// battle_ship
module battle_ship(
      input wire clk,			 
      input wire clr,
      input wire btnU,
      input wire btnD,
      input wire btnR,
      input wire btnL,
      input wire sel,
	    input sw,
      output wire [2:0] red,	 
      output wire [2:0] green,   
      output wire [1:0] blue,	     
      output wire [3:0] an,
      output wire [7:0] seg,
      output wire hsync,		 
      output wire vsync			 
	);
For scale: about 240 flip-flops, about 30 I/O pins, about 14000 µm² of cells after synthesis.
make LEC_CHECK=0 CAP_MARGIN=5 CORE_MARGIN=2 CORE_UTILIZATION=72 CTS_CLUSTER_SIZE=46 SLEW_MARGIN=20 finish   # period 6.87 ns
run.sh (not shown) runs the stock make flow with config.mk's settings and CLKGATE_MAP_FILE=.
Edit:
Settings changed: CAP_MARGIN 5 to 20, CTS_CLUSTER_SIZE 46 to default, PLACE_DENSITY_LB_ADDON from default to 0.2.
Clock period 6.87 ns to 3.54 ns, I/O delays scaled along.
Effect: The new run ended with an error in global routing (5_1_grt) on GRT-0232. Area after synthesis does not change. Die area stays the same. Synthesized cell count is unchanged.
Edit:
Settings changed: CORE_UTILIZATION 72 to 40, PLACE_DENSITY_LB_ADDON 0.2 to default.
Clock period 3.54 ns to 3.92 ns, I/O delays scaled along.
After rerunning: This time the run finished clean. Synthesized area is unchanged. Die area rises by 77%. Synthesized cell count stays the same.
Edit:
Settings changed: CORE_UTILIZATION 40 to 66.
Clock period 3.92 ns to 3.43 ns, I/O delays scaled along.
Result: The changed run completed and failed the layout checks on negative setup slack. Sequential power increases by 14%. Clock-buffer cell count decreases by 7. Worst hold slack improved by 0.0070 ns. Synthesized area is unchanged. Final area increases by 8.7%. Non-clock buffer count increases by 160. Global-route usage increases by 22 points. Clock skew decreases by 0.0087 ns. Synthesized cell count is unchanged.

* * *

battle_ship again, from the RTL that the note above started with.
==> flow/design.v (excerpt) <==
module battle_ship(
      input wire clk,			 
      input wire clr,
      input wire btnU,
      input wire btnD,
      input wire btnR,
      input wire btnL,
      input wire sel,
	    input sw,
      output wire [2:0] red,	 
      output wire [2:0] green,   
      output wire [1:0] blue,	     
      output wire [3:0] an,
      output wire [7:0] seg,
      output wire hsync,		 
      output wire vsync			 
	);
clock: 3.63 ns
lec_check: 0
cap_margin: 25
cell_pad_in_sites_global_placement: 3
core_margin: 9
core_utilization: 30
cts_cluster_diameter: 149
gpl_routability_driven: 1
max_routing_layer: met5
place_density: 0.59
setup_slack_margin: -0.32
slew_margin: 20
tns_end_percent: 20
The baseline completed, yet does not pass: setup timing.
==> next run, changes <==
Settings changed: CAP_MARGIN 25 to 20, CELL_PAD_IN_SITES_GLOBAL_PLACEMENT 3 to default, CORE_MARGIN 9 to 2, CORE_UTILIZATION 30 to 59, CTS_CLUSTER_DIAMETER 149 to default, GPL_ROUTABILITY_DRIVEN 1 to default, MAX_ROUTING_LAYER met5 to default, PLACE_DENSITY 0.59 to default, SETUP_SLACK_MARGIN -0.32 to default, TNS_END_PERCENT 20 to default.
Clock period 3.63 ns to 5.4 ns, I/O delays scaled along.
=>
- With this change the flow finished clean
- utilization climbs by 25 points
- register-to-register slack gets better by 1.1 ns
- worst hold slack gets worse by 0.0059 ns
- count of clock-buffer cells in the layout came out lower by 5
==> next run, changes <==
Settings changed: CORE_UTILIZATION 59 to 27.
Clock period 5.4 ns to 4.75 ns, I/O delays scaled along.
The new run completed without violations.
Area after synthesis is unchanged.
Routed wire length grows by 11%.
Worst hold slack loses 0.013 ns.
Utilization shrinks by 34 points.
Synthesized cell count does not change.
Sequential share of layout area shrinks by 1.3 points.
Global-route usage shrinks by 18 points.
Worst setup slack loses 0.52 ns.
Final area grows by 4.4%.
Cell count grows by 18%.
Sequential power grows by 14%.
==> next run, changes <==
Settings changed: CORE_UTILIZATION 27 to 40, SETUP_SLACK_MARGIN from default to 0.08.
Outcome: The changed run passed the timing, design-rule and antenna checks. Cell area goes down by 1.9%. Worst setup slack is worse by 0.063 ns. Power goes up by 0.93%. Routed wire length goes down by 2.1%. Final cell count goes down by 9.0%. Core utilization goes up by 14 points. Die size goes down by 32%. Clock skew goes down by 0.0041 ns. Combinational power is about the same.

* * *

== v6 ==
battle_ship again, from the RTL that the note above started with.
## battle_ship
module battle_ship(
      input wire clk,			 
      input wire clr,
      input wire btnU,
      input wire btnD,
      input wire btnR,
      input wire btnL,
      input wire sel,
	    input sw,
      output wire [2:0] red,	 
      output wire [2:0] green,   
      output wire [1:0] blue,	     
      output wire [3:0] an,
      output wire [7:0] seg,
      output wire hsync,		 
      output wire vsync			 
	);
	wire clock_4Hz = clk;
	wire clock_25Mhz = clk;
	wire turn;
	wire phase;
  wire finish;
	wire [27: 0] pships;
	wire [27: 0] cships;
  wire [27: 0] c_curr_guess;
  wire [27: 0] p_curr_guess;
	assign cships = 28'b1000000100010000000000010000;
	wire db_btnR;
	wire db_btnL;
	wire db_btnU;
	wire db_btnD;
	wire db_btnSel;
	wire db_btnRst;
	debouncer db_r(
    .clk (clock_4Hz),
		.rst (clr),
    .btn_in (btnR),
    .btn_out (db_btnR)
	);
	debouncer db_l(
		.clk (clock_4Hz),
		.rst (clr),
		.btn_in (btnL),
		.btn_out (db_btnL)
	);
	debouncer db_u(
		.clk (clock_4Hz),
		.rst (clr),
		.btn_in (btnU),
		.btn_out (db_btnU)
	);
	debouncer db_d(
		.clk (clock_4Hz),
		.rst (clr),
		.btn_in (btnD),
		.btn_out (db_btnD)
	);
	debouncer db_sel(
		.clk (clock_4Hz),
		.rst (clr),
		.btn_in (sel),
		.btn_out (db_btnSel)
	);
	assign db_btnRst = clr;
	wire [27:0] cguess;
	wire [27:0] pguess;
	vga640x480 myDisplay(
		.clk(clock_25Mhz),
		.rst(clr),
		.phase(phase),
    .finish (finish),
		.cships(cships),
		.pships(pships),
		.hsync(hsync),
		.vsync(vsync),
		.cguess(cguess),
		.pguess(pguess),
		.red(red),
		.green(green),
		.blue(blue)
	);
	select_phase confirm_select(
		.clk (clock_4Hz),
		.rst (clr),
		.sel (db_btnSel),
		.seg (seg),
		.an (an),
		.phase (phase),
		.pships (pships)
	);
	select mySelections(
		.clk (clock_4Hz),
		.rst (db_btnRst),     	 
		.phase (phase),   		 
		.sel  (db_btnSel),     	 
		.btnU (db_btnU),
		.btnR (db_btnR),
		.btnL (db_btnL),
		.btnD (db_btnD),
		.seg (seg),
		.an (an)
	);
  correct_guess_counter correct_guesses(
      .clk (clock_4Hz),
      .rst (clr),
      .sel (db_btnSel),
      .phase(phase),
      .sw (sw),
      .c_curr_guess (c_curr_guess),
      .p_curr_guess (p_curr_guess),
      .cships (cships),
      .pships (pships),
  ...
==> flow/config.mk <==
export PLATFORM = sky130hd
export DESIGN_NAME = battle_ship
export DESIGN_NICKNAME = battle_ship
export VERILOG_FILES = /design/flow/design.v
export SDC_FILE = /design/flow/constraint.sdc
export NUM_CORES = 4
export LEC_CHECK = 0
export ABC_AREA = 1
export CAP_MARGIN = 20
export CORE_MARGIN = 2
export CORE_UTILIZATION = 72
export CTS_CLUSTER_SIZE = 93
export HOLD_SLACK_MARGIN = 0.25
export PLACE_DENSITY_LB_ADDON = 0.25
export SLEW_MARGIN = 20
==> flow/constraint.sdc <==
create_clock -name core_clock -period 3.9 [get_ports {clk}]
set_input_delay 0.7800 -clock core_clock [delete_from_list [all_inputs] [get_ports {clk}]]
set_output_delay 0.7800 -clock core_clock [all_outputs]
set_load 0.01 [all_outputs]
Status(v6) = ERROR, stage = clock tree synthesis
What v7 does differently from v6 at the input level:
- removing ABC_AREA (formerly 1)
- changing CORE_UTILIZATION from 72 to 33
- removing CTS_CLUSTER_SIZE (formerly 93)
- removing PLACE_DENSITY_LB_ADDON (formerly 0.25)
- removing HOLD_SLACK_MARGIN (formerly 0.25)
- changing the clock period (ns, I/O delays scaled along) from 3.9 to 13.4
[summary]
Across v6 and v7, a clean result was obtained everywhere but in v6. v6 did not finish: a tool error stopped it during clock tree synthesis. [compare] base=v6 new=v7: cell area after placement -17%, cell total in the yosys stat output has decreased, area of the core went up by 120%, number of core rows higher, weighted congestion reported at the end of routability-driven placement went down about 12%. [compare] base=v6 new=v7: cell total after placement went down about 17%; area after synthesis held steady; count of distinct cell types in the synthesized netlist moved up; chip area from the yosys synthesis statistics now sits at about the same level.
Power is estimated from default activity; no workload was simulated.
